==> v24 <==
## cpu
module cpu(clk, reset, s, load, in, out, N, V, Z, w);
    input clk, reset, s, load;
    input [15:0] in;
    output [15:0] out;
    output reg N, V, Z, w;
    parameter Swait = 4'b0000, Sdecode = 4'b0001, SgetA = 4'b0010, SgetB = 4'b0011, Swrite = 4'b0100, Srewrite = 4'b0101, Salu = 4'b0110, Sshift = 4'b0111, Sloadout = 4'b1000;
    wire [15:0] decoder_in;
    reg [1:0] op, shift;
    reg [15:0] sximm5, sximm8;
    reg [2:0] opcode, readnum, writenum;
    reg [3:0] state;
    reg [2:0] nsel;
    reg [1:0] vsel;
    reg loada, loadb, asel, bsel, loadc, loads, write;
    wire [2:0] Z_out;
    vDFFE #(16) Instruct_Reg(clk, load, in, decoder_in);
    always@(*) begin
        op = decoder_in[12:11];
        sximm5 = { {11{decoder_in[4]}}, decoder_in[4:0] };
        sximm8 = { {8{decoder_in[7]}}, decoder_in[7:0] };
        shift = decoder_in[4:3];
        opcode = decoder_in[15:13];
    end
    always@(*)begin
       case(nsel)
            3'b001: begin
                readnum = decoder_in[2:0];
                writenum = decoder_in[2:0];
            end  
            3'b010: begin
                readnum = decoder_in[7:5];
                writenum = decoder_in[7:5];
            end  
            3'b100: begin
                readnum = decoder_in[10:8];
                writenum = decoder_in[10:8];
  ...
Settings: LEC_CHECK=0, CAP_MARGIN=20, CORE_ASPECT_RATIO=0.61, CORE_MARGIN=2, CORE_UTILIZATION=72, CTS_CLUSTER_DIAMETER=288, GPL_ROUTABILITY_DRIVEN=1, GPL_TIMING_DRIVEN=1, MAX_ROUTING_LAYER=met4, MIN_ROUTING_LAYER=met1, PLACE_DENSITY=0.39, SETUP_SLACK_MARGIN=-0.19, SLEW_MARGIN=20, TNS_END_PERCENT=25; clock period 3.71 ns.
run.sh (not shown) runs the stock make flow with config.mk's settings and CLKGATE_MAP_FILE=.
==> v1: changes against v24 <==
ABC_AREA = 1   (was default)
CORE_ASPECT_RATIO = default   (was 0.61)
CTS_CLUSTER_DIAMETER = 292   (was 288)
CTS_CLUSTER_SIZE = 10   (was default)
GPL_ROUTABILITY_DRIVEN = default   (was 1)
GPL_TIMING_DRIVEN = default   (was 1)
MAX_ROUTING_LAYER = default   (was met4)
MIN_ROUTING_LAYER = default   (was met1)
PLACE_DENSITY = default   (was 0.39)
PLACE_DENSITY_LB_ADDON = 0.01   (was default)
SETUP_SLACK_MARGIN = 0.89   (was -0.19)
TNS_END_PERCENT = default   (was 25)
==> flow/constraint.sdc (replaced) <==
create_clock -name core_clock -period 3.01 [get_ports {clk}]
set_input_delay 0.6020 -clock core_clock [delete_from_list [all_inputs] [get_ports {clk}]]
set_output_delay 0.6020 -clock core_clock [all_outputs]
set_load 0.01 [all_outputs]
==> v25: changes against v24 <==
ABC_AREA = 1   (was default)
CAP_MARGIN = 15   (was 20)
CORE_ASPECT_RATIO = default   (was 0.61)
CTS_CLUSTER_DIAMETER = 29   (was 288)
CTS_CLUSTER_SIZE = 71   (was default)
GPL_ROUTABILITY_DRIVEN = default   (was 1)
GPL_TIMING_DRIVEN = default   (was 1)
MIN_ROUTING_LAYER = default   (was met1)
PLACE_DENSITY = 0.38   (was 0.39)
SETUP_SLACK_MARGIN = 0.1   (was -0.19)
TNS_END_PERCENT = default   (was 25)
==> flow/constraint.sdc (replaced) <==
create_clock -name core_clock -period 3.65 [get_ports {clk}]
set_input_delay 0.7300 -clock core_clock [delete_from_list [all_inputs] [get_ports {clk}]]
set_output_delay 0.7300 -clock core_clock [all_outputs]
set_load 0.01 [all_outputs]
==> results <==
Final worst slack: v25 -0.457 ns; v24 -0.501 ns; v1 -
Footprint of the multi-input gates: v25 3960 um2; v24 4250 um2; v1 -
Final period util: v25 1.13; v24 1.14; v1 -
Type of destination of the critical path: v25 register; v24 register; v1 -
Outcome: v25 finished with violations; v24 finished with violations; v1 aborted with a tool error
Stage where the flow stopped: v25 -; v24 -; v1 global routing
Violated checks: v25 negative setup slack; v24 negative setup slack; v1 -
Fin. max-slew vios: v25 0; v24 0; v1 -
Post-layout utilization of the core: v25 0.942; v24 0.901; v1 -
Sequential cell area: v25 6260 um2; v24 6260 um2; v1 -
R2R Path End: v25 DP.STATUS.out[0]$_DFFE_PP_; v24 DP.STATUS.out[0]$_DFFE_PP_; v1 -
Worst IR Drop VDD: v25 0.722 mV; v24 0.375 mV; v1 -
Maximum level of the CTS H-tree: v25 2; v24 1; v1 1
Average vias per placed instance: v25 7.46; v24 6.90; v1 -
Number of non-clock buffers in the layout: v25 137; v24 164; v1 -
Met1 wire length: v25 11700 um; v24 11500 um; v1 -
Placement Setup Slack: v25 -0.243 ns; v24 -0.628 ns; v1 -0.630 ns
Number of cells on the critical path: v25 22; v24 19; v1 -
Tally of nets with antenna violations remaining after routing: v25 0; v24 0; v1 -
Required time reported for the critical path endpoint: v25 4.00 ns; v24 4.07 ns; v1 -
DRT Wirelength: v25 40000 um; v24 32200 um; v1 -
Final-layout clock buffer total: v25 37; v24 30; v1 -
Actual slew at the worst max-slew pin: v25 1.06 ns; v24 1.13 ns; v1 -


==> v2: inputs <==
==> flow/design.v <==
module vDFFE(clk, load, in, out);
  parameter n=1;
  input clk, load;
  input [n-1:0] in;
  output [n-1:0] out;
  reg [n-1:0] out;
  reg [n-1:0] vDFF_in;
  always@(*)
    vDFF_in = (load) ? in : out;
  always @(posedge clk)
    out <= vDFF_in;
endmodule
module shifter(in, shift, sout);
	input [15:0] in;
	input [1:0] shift;
	output reg [15:0] sout;
	always@(*) begin
		case(shift)
			2'b00: sout = in;
			2'b01: sout = in << 1;
			2'b10: sout = in >> 1;
			2'b11: begin
				sout = in >> 1;
				sout[15] = in[15];
			end
			default: sout = in;
		endcase
	end
endmodule
module ALU(Ain, Bin, ALUop, out, Z);
	input [15:0] Ain, Bin;
	input [1:0] ALUop;
	output reg Z;
	output reg [15:0] out;
	always@(*) begin
		casex(ALUop)
			2'b00: out = Ain + Bin;
			2'b01: out = Ain - Bin;
			2'b10: out = Ain & Bin;
			2'b11: out = ~Bin;
			default: out = 16'bxxxxxxxxxxxxxxxx;
		endcase
		Z = (out == 16'b0) ? 1'b1 : 1'b0;
	end
endmodule
module regfile(data_in, writenum, write, readnum, clk, data_out);
	input [15:0] data_in;
	input [2:0] writenum, readnum;
	input write, clk;
	output reg [15:0] data_out;
	reg [7:0] writenum_out, readnum_out;
	reg [15:0] R0, R1, R2, R3, R4, R5, R6, R7;
	always@(*) begin
		writenum_out = 8'b0;
		case(writenum)
			3'b000: writenum_out[0] = 1'b1;
			3'b001: writenum_out[1] = 1'b1;
			3'b010: writenum_out[2] = 1'b1;
			3'b011: writenum_out[3] = 1'b1;
			3'b100: writenum_out[4] = 1'b1;
			3'b101: writenum_out[5] = 1'b1;
			3'b110: writenum_out[6] = 1'b1;
			3'b111: writenum_out[7] = 1'b1;
			default: writenum_out = 8'b0;
		endcase
	end
	always@(posedge clk) begin
		if(write) begin
			case(writenum_out)
				8'b00000001: R0 <= data_in;
				8'b00000010: R1 <= data_in;
				8'b00000100: R2 <= data_in;
				8'b00001000: R3 <= data_in;
				8'b00010000: R4 <= data_in;
				8'b00100000: R5 <= data_in;
				8'b01000000: R6 <= data_in;
				8'b10000000: R7 <= data_in;
				default: {R0, R1, R2, R3, R4, R5, R6, R7} <= {8'b0, 8'b0, 8'b0, 8'b0, 8'b0, 8'b0, 8'b0, 8'b0};
			endcase
		end
	end
	always@(*) begin
		readnum_out = 8'b0;
		case(readnum)
			3'b000: readnum_out[0] = 1'b1;
			3'b001: readnum_out[1] = 1'b1;
			3'b010: readnum_out[2] = 1'b1;
			3'b011: readnum_out[3] = 1'b1;
			3'b100: readnum_out[4] = 1'b1;
			3'b101: readnum_out[5] = 1'b1;
			3'b110: readnum_out[6] = 1'b1;
			3'b111: readnum_out[7] = 1'b1;
			default: readnum_out = 8'b0;
		endcase
	end
	always@(*) begin
		case(readnum_out)
			8'b00000001: data_out = R0;
			8'b00000010: data_out = R1;
			8'b00000100: data_out = R2;
			8'b00001000: data_out = R3;
			8'b00010000: data_out = R4;
			8'b00100000: data_out = R5;
			8'b01000000: data_out = R6;
			8'b10000000: data_out = R7;
			default: data_out = 16'b0;
		endcase
	end
endmodule
module datapath(clk,readnum,vsel,loada,loadb,shift,asel,bsel,ALUop,loadc,loads,writenum,write,mdata,PC,sximm5,sximm8,Z_out,datapath_out);
  input clk;
  input [2:0] readnum, writenum;
  input [1:0] ALUop, shift;
  input write, loada, loadb, asel, bsel, loadc, loads;
  input [1:0] vsel;
  input [15:0] sximm5, sximm8, mdata;
  input [7:0] PC;
  output [15:0] datapath_out;
  output [2:0] Z_out;
  wire [15:0] data_out;
  wire [15:0] out;
  wire [15:0] sout;
  wire Z;
  wire [15:0] in;
  wire [15:0] in_loadA;
  wire [15:0] datapath_out;
  wire [2:0] Z_out;
  reg [15:0] data_in;
  reg [15:0] Ain;
  reg [15:0] Bin;
  reg [2:0] status_in;
  regfile REGFILE(.data_in(data_in),.writenum(writenum),.write(write),.readnum(readnum),.clk(clk),.data_out(data_out));
  ALU U2(.Ain(Ain),.Bin(Bin),.ALUop(ALUop),.out(out),.Z(Z));
  shifter U1(.in(in),.shift(shift),.sout(sout));
  always@(*)begin   
    case(vsel)
      2'b00: data_in = datapath_out;
      2'b01: data_in = {8'b0, PC};
      2'b10: data_in = sximm8;
      2'b11: data_in = mdata;
      default: data_in = 16'b0;
    endcase
  end
  always@(*)begin
    if(asel == 1'b1)  
      Ain = 16'b0000000000000000;
    else
      Ain = in_loadA;
  end
  always@(*)begin
    if(bsel == 1'b1)  
      Bin = sximm5;
    else
      Bin = sout;
  end
  always@(*) begin
    status_in[2] = (Ain[15]^Bin[15]) ? 0 : (out[15]^Ain[15]);
    status_in[1] = out[15];
    status_in[0] = Z;
  end
  vDFFE #(16) A(clk, loada, data_out, in_loadA);
  vDFFE #(16) B(clk, loadb, data_out, in);
  vDFFE #(16) C(clk, loadc, out, datapath_out);
  vDFFE #(3) STATUS(clk, loads, status_in, Z_out);
endmodule
module cpu(clk, reset, s, load, in, out, N, V, Z, w);
    input clk, reset, s, load;
    input [15:0] in;
    output [15:0] out;
    output reg N, V, Z, w;
    parameter Swait = 4'b0000, Sdecode = 4'b0001, SgetA = 4'b0010, SgetB = 4'b0011, Swrite = 4'b0100, Srewrite = 4'b0101, Salu = 4'b0110, Sshift = 4'b0111, Sloadout = 4'b1000;
    wire [15:0] decoder_in;
    reg [1:0] op, shift;
    reg [15:0] sximm5, sximm8;
    reg [2:0] opcode, readnum, writenum;
    reg [3:0] state;
    reg [2:0] nsel;
    reg [1:0] vsel;
    reg loada, loadb, asel, bsel, loadc, loads, write;
    wire [2:0] Z_out;
    vDFFE #(16) Instruct_Reg(clk, load, in, decoder_in);
    always@(*) begin
        op = decoder_in[12:11];
        sximm5 = { {11{decoder_in[4]}}, decoder_in[4:0] };
        sximm8 = { {8{decoder_in[7]}}, decoder_in[7:0] };
        shift = decoder_in[4:3];
        opcode = decoder_in[15:13];
    end
    always@(*)begin
       case(nsel)
            3'b001: begin
                readnum = decoder_in[2:0];
                writenum = decoder_in[2:0];
            end  
            3'b010: begin
                readnum = decoder_in[7:5];
                writenum = decoder_in[7:5];
            end  
            3'b100: begin
                readnum = decoder_in[10:8];
                writenum = decoder_in[10:8];
            end  
            default: {readnum, writenum} = 3'b0;
        endcase 
    end
    reg [3:0] state_t;
    reg w_t;
    reg [2:0] nsel_t;
    reg [1:0] vsel_t;
    reg loada_t, loadb_t, asel_t, bsel_t, loadc_t, loads_t, write_t;
    always @(posedge clk) begin
        {state_t, w_t, nsel_t, vsel_t} = {state, w, nsel, vsel};
        {loada_t, loadb_t, asel_t, bsel_t, loadc_t, loads_t, write_t} = {loada, loadb, asel, bsel, loadc, loads, write};
        if(reset == 1'b1) {w_t, state_t} = {1'b1, Swait};
        else begin
            case(state_t)
                Sdecode: begin
                    if(opcode == 3'b110 && op == 2'b10) {w_t, state_t} = {1'b0, Swrite};
                    else {w_t, state_t} = {1'b0, SgetA};
                end
                Swrite: state_t = Swait;
                Swait: begin 
                    state_t = (s == 1'b1) ? Sdecode : Swait;
                    w_t = ~s;
                end
                SgetA: state_t = SgetB;
                SgetB: begin
                    if(opcode == 3'b110 && op == 2'b0) state_t = Sshift;
                    else if(opcode == 3'b101) state_t = Salu;
                end
                Salu: state_t = Sloadout;
                Sshift: state_t = Sloadout;
                Sloadout: state_t = Srewrite;
                Srewrite: state_t = Swait;
                default: {state_t, w_t} = {Swait, 1'b1};
            endcase
        end
        case(state_t)
            SgetA: {nsel_t, loada_t, loadb_t} = {3'b100, 1'b1, 1'b0};
            SgetB: {nsel_t, loadb_t, loada_t} = {3'b001, 1'b1, 1'b0};
            Salu: {asel_t, bsel_t} = {1'b0, 1'b0};
            Sshift: {asel_t, bsel_t} = {1'b1, 1'b0};
            Sloadout: {loadc_t, loads_t} = {1'b1, 1'b1};
            Srewrite: {vsel_t, nsel_t, write_t} = {2'b0, 3'b010, 1'b1};
            Swrite: {vsel_t, nsel_t, write_t} = {2'b10, 3'b100, 1'b1};
            default: begin 
                {nsel_t, vsel_t} = {3'b0, 2'b0};
                {loada_t, loadb_t, loadc_t, loads_t, asel_t, bsel_t, write_t} = 1'b0;
            end
        endcase
        {state, w, nsel, vsel} <= {state_t, w_t, nsel_t, vsel_t};
        {loada, loadb, asel, bsel, loadc, loads, write} <= {loada_t, loadb_t, asel_t, bsel_t, loadc_t, loads_t, write_t};
    end
    datapath DP(
        .clk(clk), 
        .readnum(readnum), 
        .vsel(vsel), 
        .loada(loada), 
        .loadb(loadb), 
        .shift(shift),
        .asel(asel),
        .bsel(bsel),
        .ALUop(op),
        .loadc(loadc),
        .loads(loads),
        .writenum(writenum),
        .write(write),
        .mdata(16'b0),
        .PC(8'b0),
        .sximm5(sximm5),
        .sximm8(sximm8),
        .Z_out(Z_out),
        .datapath_out(out)
    );
    always @(*) begin
        V = Z_out[2];
        N = Z_out[1];
        Z = Z_out[0];
    end
endmodule
==> flow/run.sh <==
#!/bin/bash
# the make line also repeats each setting of config.mk as NAME=value (left out here)
make -C /OpenROAD-flow-scripts/flow DESIGN_CONFIG=/design/flow/config.mk WORK_HOME=/design/flow/orfs CLKGATE_MAP_FILE= finish
==> flow/config.mk <==
export PLATFORM = sky130hd
export DESIGN_NAME = cpu
export DESIGN_NICKNAME = cpu
export VERILOG_FILES = /design/flow/design.v
export SDC_FILE = /design/flow/constraint.sdc
export NUM_CORES = 4
export LEC_CHECK = 0
export ABC_AREA = 0
export CAP_MARGIN = 20
export CELL_PAD_IN_SITES_GLOBAL_PLACEMENT = 3
export CORE_ASPECT_RATIO = 1.98
export CORE_MARGIN = 2
export CORE_UTILIZATION = 53
export CTS_CLUSTER_DIAMETER = 235
export CTS_CLUSTER_SIZE = 50
export MIN_ROUTING_LAYER = met2
export PLACE_DENSITY_LB_ADDON = 0.26
export SLEW_MARGIN = 15
==> flow/constraint.sdc <==
create_clock -name core_clock -period 9.22 [get_ports {clk}]
set_input_delay 1.8440 -clock core_clock [delete_from_list [all_inputs] [get_ports {clk}]]
set_output_delay 1.8440 -clock core_clock [all_outputs]
set_load 0.01 [all_outputs]
==> v29 (differences from v2) <==
==> flow/config.mk (replaced) <==
export PLATFORM = sky130hd
export DESIGN_NAME = cpu
export DESIGN_NICKNAME = cpu
export VERILOG_FILES = /design/flow/design.v
export SDC_FILE = /design/flow/constraint.sdc
export NUM_CORES = 4
export LEC_CHECK = 0
export ABC_AREA = 1
export CAP_MARGIN = 20
export CORE_MARGIN = 2
export CORE_UTILIZATION = 68
export CTS_CLUSTER_SIZE = 74
export SLEW_MARGIN = 20
==> flow/constraint.sdc (replaced) <==
create_clock -name core_clock -period 4.45 [get_ports {clk}]
set_input_delay 0.8900 -clock core_clock [delete_from_list [all_inputs] [get_ports {clk}]]
set_output_delay 0.8900 -clock core_clock [all_outputs]
set_load 0.01 [all_outputs]
==> v3 (differences from v2) <==
==> flow/config.mk (replaced) <==
export PLATFORM = sky130hd
export DESIGN_NAME = cpu
export DESIGN_NICKNAME = cpu
export VERILOG_FILES = /design/flow/design.v
export SDC_FILE = /design/flow/constraint.sdc
export NUM_CORES = 4
export LEC_CHECK = 0
export CAP_MARGIN = 20
export CORE_MARGIN = 2
export CORE_UTILIZATION = 72
export CTS_CLUSTER_DIAMETER = 292
export CTS_CLUSTER_SIZE = 10
export PLACE_DENSITY_LB_ADDON = 0.01
export SLEW_MARGIN = 20
==> flow/constraint.sdc (replaced) <==
create_clock -name core_clock -period 3.01 [get_ports {clk}]
set_input_delay 0.6020 -clock core_clock [delete_from_list [all_inputs] [get_ports {clk}]]
set_output_delay 0.6020 -clock core_clock [all_outputs]
set_load 0.01 [all_outputs]
==> v23 (differences from v2) <==
==> flow/config.mk (replaced) <==
export PLATFORM = sky130hd
export DESIGN_NAME = cpu
export DESIGN_NICKNAME = cpu
export VERILOG_FILES = /design/flow/design.v
export SDC_FILE = /design/flow/constraint.sdc
export NUM_CORES = 4
export LEC_CHECK = 0
export CAP_MARGIN = 20
export CORE_MARGIN = 2
export CORE_UTILIZATION = 67
export SLEW_MARGIN = 20
==> flow/constraint.sdc (replaced) <==
create_clock -name core_clock -period 5.13 [get_ports {clk}]
set_input_delay 1.0260 -clock core_clock [delete_from_list [all_inputs] [get_ports {clk}]]
set_output_delay 1.0260 -clock core_clock [all_outputs]
set_load 0.01 [all_outputs]
==> summary of the runs <==
- v2 died in global placement without I/O (3_1_place_gp_skip_io). v23 ran to the end with no violations. v29 produced a clean layout. v3 completed and failed the layout checks on negative setup slack.
- The lowest critical path depth belongs to v23, the highest to v29.
- Via count: v3 is larger than v29 (38%).
- The lowest register-to-register slack belongs to v3, the highest to v23.
- The highest sequential share of layout area belongs to v29, the lowest to v3.
- Between v3 and v23, the lower fmax is in v3 (gap about 0.9%, measured against v23).
- In synthesized cell count, v23 and v2 do not differ.
- Against v29, the synthesized area of v3 is higher by 2.3%.
- Count of clock-buffer cells in the layout: v3 is higher than v29 (6).
- The lowest non-clock buffer count belongs to v23, the highest to v3.
==> figures <==
| quantity | v3 | v2 | v29 | v23 |
|---|---|---|---|---|
| Count of max-cap constraint violations | 0 | - | 0 | 0 |
| Total cell area at the placement stage | 12,000 µm² | - | 10,870 µm² | 10,930 µm² |
| Clock transition at the registers of the reported paths | 70 ps | - | 60 ps | 60 ps |
| Inserted tap cell count | 180 | - | 184 | 188 |
| Util after Layout | 0.9445 | - | 0.7930 | 0.7668 |
| Met3 Resource Use GR | 0.1632 | - | 0.05019 | 0.04990 |
| Result of the run | complete, but fails checks | aborted with a tool error | finished clean | finished clean |
| Stage where the flow stopped | - | global placement without I/O (3_1_place_gp_skip_io) | - | - |
| Layout check failures | negative setup slack | - | - | - |
| Maximum cell stage delay along the critical path | 480 ps | - | 500 ps | 450 ps |
| Boundary Pins | 40 | - | 40 | 40 |
| Vias in the first global route | 10,040 | - | 7,591 | 7,398 |
| Clock power frac | 0.319 | - | 0.352 | 0.357 |
| End point of the most critical hold path | w$_SDFFE_PP1N_ | - | state[6]$_DFF_P_ | state[0]$_DFF_P_ |
| Global-route wire length before repair | 59,690 µm | - | 39,540 µm | 39,740 µm |
| Crit path from | Instruct_Reg.out[4]$_DFFE_PP_ | - | Instruct_Reg.out[3]$_DFFE_PP_ | Instruct_Reg.out[3]$_DFFE_PP_ |
| Count of nets after finishing | 1,141 | - | 1,104 | 1,004 |
| Stages on the worst setup path | 18 | - | 19 | 17 |
| Max Transition Viols Final | 0 | - | 0 | 0 |
| Per-cell routed wire length | 35.08 µm | - | 20.33 µm | 21.85 µm |
| Fraction of power spent switching nets | 0.3311 | - | 0.2785 | 0.2744 |
Power figures rest on the tool's default switching activity, not on a simulated workload.
